## garnet
==> flow/design.v <==
module processor
(
	output reg w_en,
	output reg done,
	output reg [7:0] addr,
	output reg [31:0] data_out,
	input clk,
	input rst_n,
	input start,
	input [31:0] data_in
);
	parameter RESET = 3'd0;
	parameter READ_DATA = 3'd1;
	parameter READ_INSTRUCTON = 3'd2;
	parameter DELAY = 3'd3;
	parameter EXECUTE = 3'd4;
	parameter ADD = 3'd0;
	parameter SUB = 3'd1;
	parameter MUL = 3'd2;
	parameter TR = 3'd3;
	parameter DET = 3'd4;
	reg [2:0] cs,ns;
	reg [1:0] read_data_counter;
	reg [3:0] a11,a12,a21,a22,b11,b12,b21,b22;
	always@(posedge clk or negedge rst_n)begin
		if(~rst_n) cs <= RESET;
		else cs <= ns;
	end
	always@(*)begin
		case(cs)
			RESET : ns = (start & rst_n) ? READ_DATA : RESET;
			READ_DATA : ns = (read_data_counter == 2) ? READ_INSTRUCTON : READ_DATA;
			READ_INSTRUCTON : ns = DELAY;
			DELAY : ns = EXECUTE;
			EXECUTE : ns = RESET;
			default : ns = RESET;
		endcase
	end
	always@(posedge clk or negedge rst_n)begin
		if(~rst_n)begin
			done <= 0;
			w_en <= 0;
			addr <= 8'd255;
			data_out <= 0;
			read_data_counter <= 0;
			a11 <= 0;
			a12 <= 0;
			a21 <= 0; 
			a22 <= 0;
			b11 <= 0;
			b12 <= 0;
			b21 <= 0;
			b22 <= 0;	
		end
		else begin
			case(ns)
				RESET : begin
					done <= 0;
					w_en <= 0;
					addr <= 8'd255;
					data_out <= 0;
					read_data_counter <= 0;
					a11 <= 0;
					a12 <= 0;
					a21 <= 0; 
					a22 <= 0;
					b11 <= 0;
					b12 <= 0;
					b21 <= 0;
					b22 <= 0;
				end
				READ_DATA : begin
					done <= 0;
					w_en <= 0;
					addr <= 8'd255;
					data_out <= 0;
					read_data_counter <= read_data_counter + 1;
					a11 <= data_in[3:0];
					a12 <= data_in[7:4];
					a21 <= data_in[11:8]; 
					a22 <= data_in[15:12];
					b11 <= data_in[19:16];
					b12 <= data_in[23:20];
					b21 <= data_in[27:24];
					b22 <= data_in[31:28];
				end
				READ_INSTRUCTON : begin
					done <= 0;
					w_en <= 0;
					addr <= 0;
					data_out <= 0;
					read_data_counter <= 0;
					a11 <= a11;
					a12 <= a12;
					a21 <= a21; 
					a22 <= a22;
					b11 <= b11;
					b12 <= b12;
					b21 <= b21;
					b22 <= b22;
				end
				DELAY : begin
					done <= done;
					w_en <= w_en;
					addr <= addr;
					data_out <= 0;
					read_data_counter <= 0;
					a11 <= a11;
					a12 <= a12;
					a21 <= a21; 
					a22 <= a22;
					b11 <= b11;
					b12 <= b12;
					b21 <= b21;
					b22 <= b22;
				end
				EXECUTE : begin
					addr <= data_in[7:0];
					read_data_counter <= read_data_counter;
					a11 <= a11;
					a12 <= a12;
					a21 <= a21; 
					a22 <= a22;
					b11 <= b11;
					b12 <= b12;
					b21 <= b21;
					b22 <= b22;
					case(data_in[31:29])
						ADD : begin
							done <= 1;
							w_en <= 1;
							data_out [7:0] <= $signed(a11) + $signed(b11);
							data_out [15:8] <= $signed(a12) + $signed(b12);
							data_out [23:16] <= $signed(a21) + $signed(b21);
							data_out [31:24] <= $signed(a22) + $signed(b22);
						end
						SUB : begin
							done <= 1;
							w_en <= 1;
							data_out [7:0] <= $signed(a11) - $signed(b11);
							data_out [15:8] <= $signed(a12) - $signed(b12);
							data_out [23:16] <= $signed(a21) - $signed(b21);
							data_out [31:24] <= $signed(a22) - $signed(b22);
						end
						MUL : begin
							done <= 1;
							w_en <= 1;
							data_out [7:0] <= ($signed(a11) * $signed(b11)) + ($signed(a12) * $signed(b21));
							data_out [15:8] <= ($signed(a11) * $signed(b12)) + ($signed(a12) * $signed(b22));
							data_out [23:16] <= ($signed(a21) * $signed(b11)) + ($signed(a22) * $signed(b21));
							data_out [31:24] <= ($signed(a21) * $signed(b12)) + ($signed(a22) * $signed(b22));
						end
						TR : begin
							done <= 1;
							w_en <= 1;
							data_out [7:0] <= {a11[3],a11[3],a11[3],a11[3],a11};
							data_out [15:8] <= {a21[3],a21[3],a21[3],a21[3],a21};
							data_out [23:16] <= {a12[3],a12[3],a12[3],a12[3],a12};
							data_out [31:24] <= {a22[3],a22[3],a22[3],a22[3],a22};
						end
						DET : begin
							done <= 1;
							w_en <= 1;
							data_out <= ($signed(a11) * $signed(a22)) - ($signed(a12) * $signed(a21));
						end
						default : begin
							done <= 0;
							w_en <= 0;
						end
					endcase
				end
			endcase
		end
	end
endmodule
make LEC_CHECK=0 ABC_AREA=1 CAP_MARGIN=5 CORE_MARGIN=2 CORE_UTILIZATION=72 CTS_CLUSTER_DIAMETER=46 CTS_CLUSTER_SIZE=49 GPL_ROUTABILITY_DRIVEN=0 GPL_TIMING_DRIVEN=1 PLACE_DENSITY_LB_ADDON=0.28 SLEW_MARGIN=20 finish   # period 3.28 ns
run.sh (not shown) runs the stock make flow with config.mk's settings and CLKGATE_MAP_FILE=.
Tool error GRT-0232 stopped garnet during global routing; no final results.
Changes in tundra relative to garnet:
# garnet
export LEC_CHECK = 0
export ABC_AREA = 1
export CAP_MARGIN = 5
export CORE_MARGIN = 2
export CORE_UTILIZATION = 72
export CTS_CLUSTER_DIAMETER = 46
export CTS_CLUSTER_SIZE = 49
export GPL_ROUTABILITY_DRIVEN = 0
export GPL_TIMING_DRIVEN = 1
export PLACE_DENSITY_LB_ADDON = 0.28
export SLEW_MARGIN = 20
create_clock -name core_clock -period 3.28 [get_ports {clk}]
# tundra
export LEC_CHECK = 0
export ABC_AREA = 1
export CAP_MARGIN = 5
export CORE_MARGIN = 2
export CORE_UTILIZATION = 69
export CTS_CLUSTER_DIAMETER = 360
export CTS_CLUSTER_SIZE = 49
export GPL_ROUTABILITY_DRIVEN = 1
export GPL_TIMING_DRIVEN = 1
export PLACE_DENSITY_LB_ADDON = 0.28
export SLEW_MARGIN = 20
create_clock -name core_clock -period 3.28 [get_ports {clk}]
Results
tundra had finished all stages when the layout checks came back failing, citing negative setup slack.
The placed wire-length estimate after detailed placement in tundra sits about 5% below the value recorded for garnet.
garnet -> tundra: average size of a mapped cell delta 0, exact match
tundra: count of placed standard cells including taps higher than garnet
From garnet to tundra, deepest clock path buffer count did not move at all.
Diff garnet -> tundra: synthesized area essentially unchanged; number of gates resized after cts decreased 32; die footprint increased 4.2%; cell area after placement increased about 0.5%.
In the flow results for tundra and garnet, the starting utilization of the core area is smaller on tundra.
Area of the placeable core (lower): garnet
### tundra -> violet
# tundra
export LEC_CHECK = 0
export ABC_AREA = 1
export CAP_MARGIN = 5
export CORE_MARGIN = 2
export CORE_UTILIZATION = 69
export CTS_CLUSTER_DIAMETER = 360
export CTS_CLUSTER_SIZE = 49
export GPL_ROUTABILITY_DRIVEN = 1
export GPL_TIMING_DRIVEN = 1
export PLACE_DENSITY_LB_ADDON = 0.28
export SLEW_MARGIN = 20
create_clock -name core_clock -period 3.28 [get_ports {clk}]
# violet
export LEC_CHECK = 0
export CAP_MARGIN = 20
export CORE_MARGIN = 2
export CORE_UTILIZATION = 25
export SLEW_MARGIN = 20
create_clock -name core_clock -period 5.61 [get_ports {clk}]
## What came out
violet closes out successfully: all stages finished, all timing, DRC and antenna checks passed.
Going from tundra to violet, post-synthesis instance area decreased by about 7% relative to the old numbers; post-synthesis net count decreased by 19% relative to the old numbers.
Where worst setup slack is concerned, tundra is outperformed by violet.
Summary: with tundra as the reference, via count normalized by instance count in violet moved down by more than a quarter.
The cell count in violet is 0.909 times that in tundra.
Route | violet vs tundra | wire shorter in violet
Reported for violet and tundra, depth of the CTS H-tree turned out identical to the last digit.
--- input diff violet..lagoon ---
# violet
export LEC_CHECK = 0
export CAP_MARGIN = 20
export CORE_MARGIN = 2
export CORE_UTILIZATION = 25
export SLEW_MARGIN = 20
create_clock -name core_clock -period 5.61 [get_ports {clk}]
# lagoon
export LEC_CHECK = 0
export CAP_MARGIN = 20
export CORE_MARGIN = 2
export CORE_UTILIZATION = 70
export CTS_CLUSTER_SIZE = 22
export SETUP_SLACK_MARGIN = 0.74
export SLEW_MARGIN = 20
create_clock -name core_clock -period 6.39 [get_ports {clk}]
Summary of lagoon over violet: worst setup slack rose 0.64 ns; pin count of the biggest net entering global routing shows a reduction of about 27%. Of lagoon and violet, it is lagoon that has the lower number of cells on the critical path. NOTE achievable clock frequency violet->lagoon decreased by a few percent. lagoon against violet; via-per-instance ratio is up by more than a quarter. Final number of hold-violating endpoints: lagoon vs violet identical.
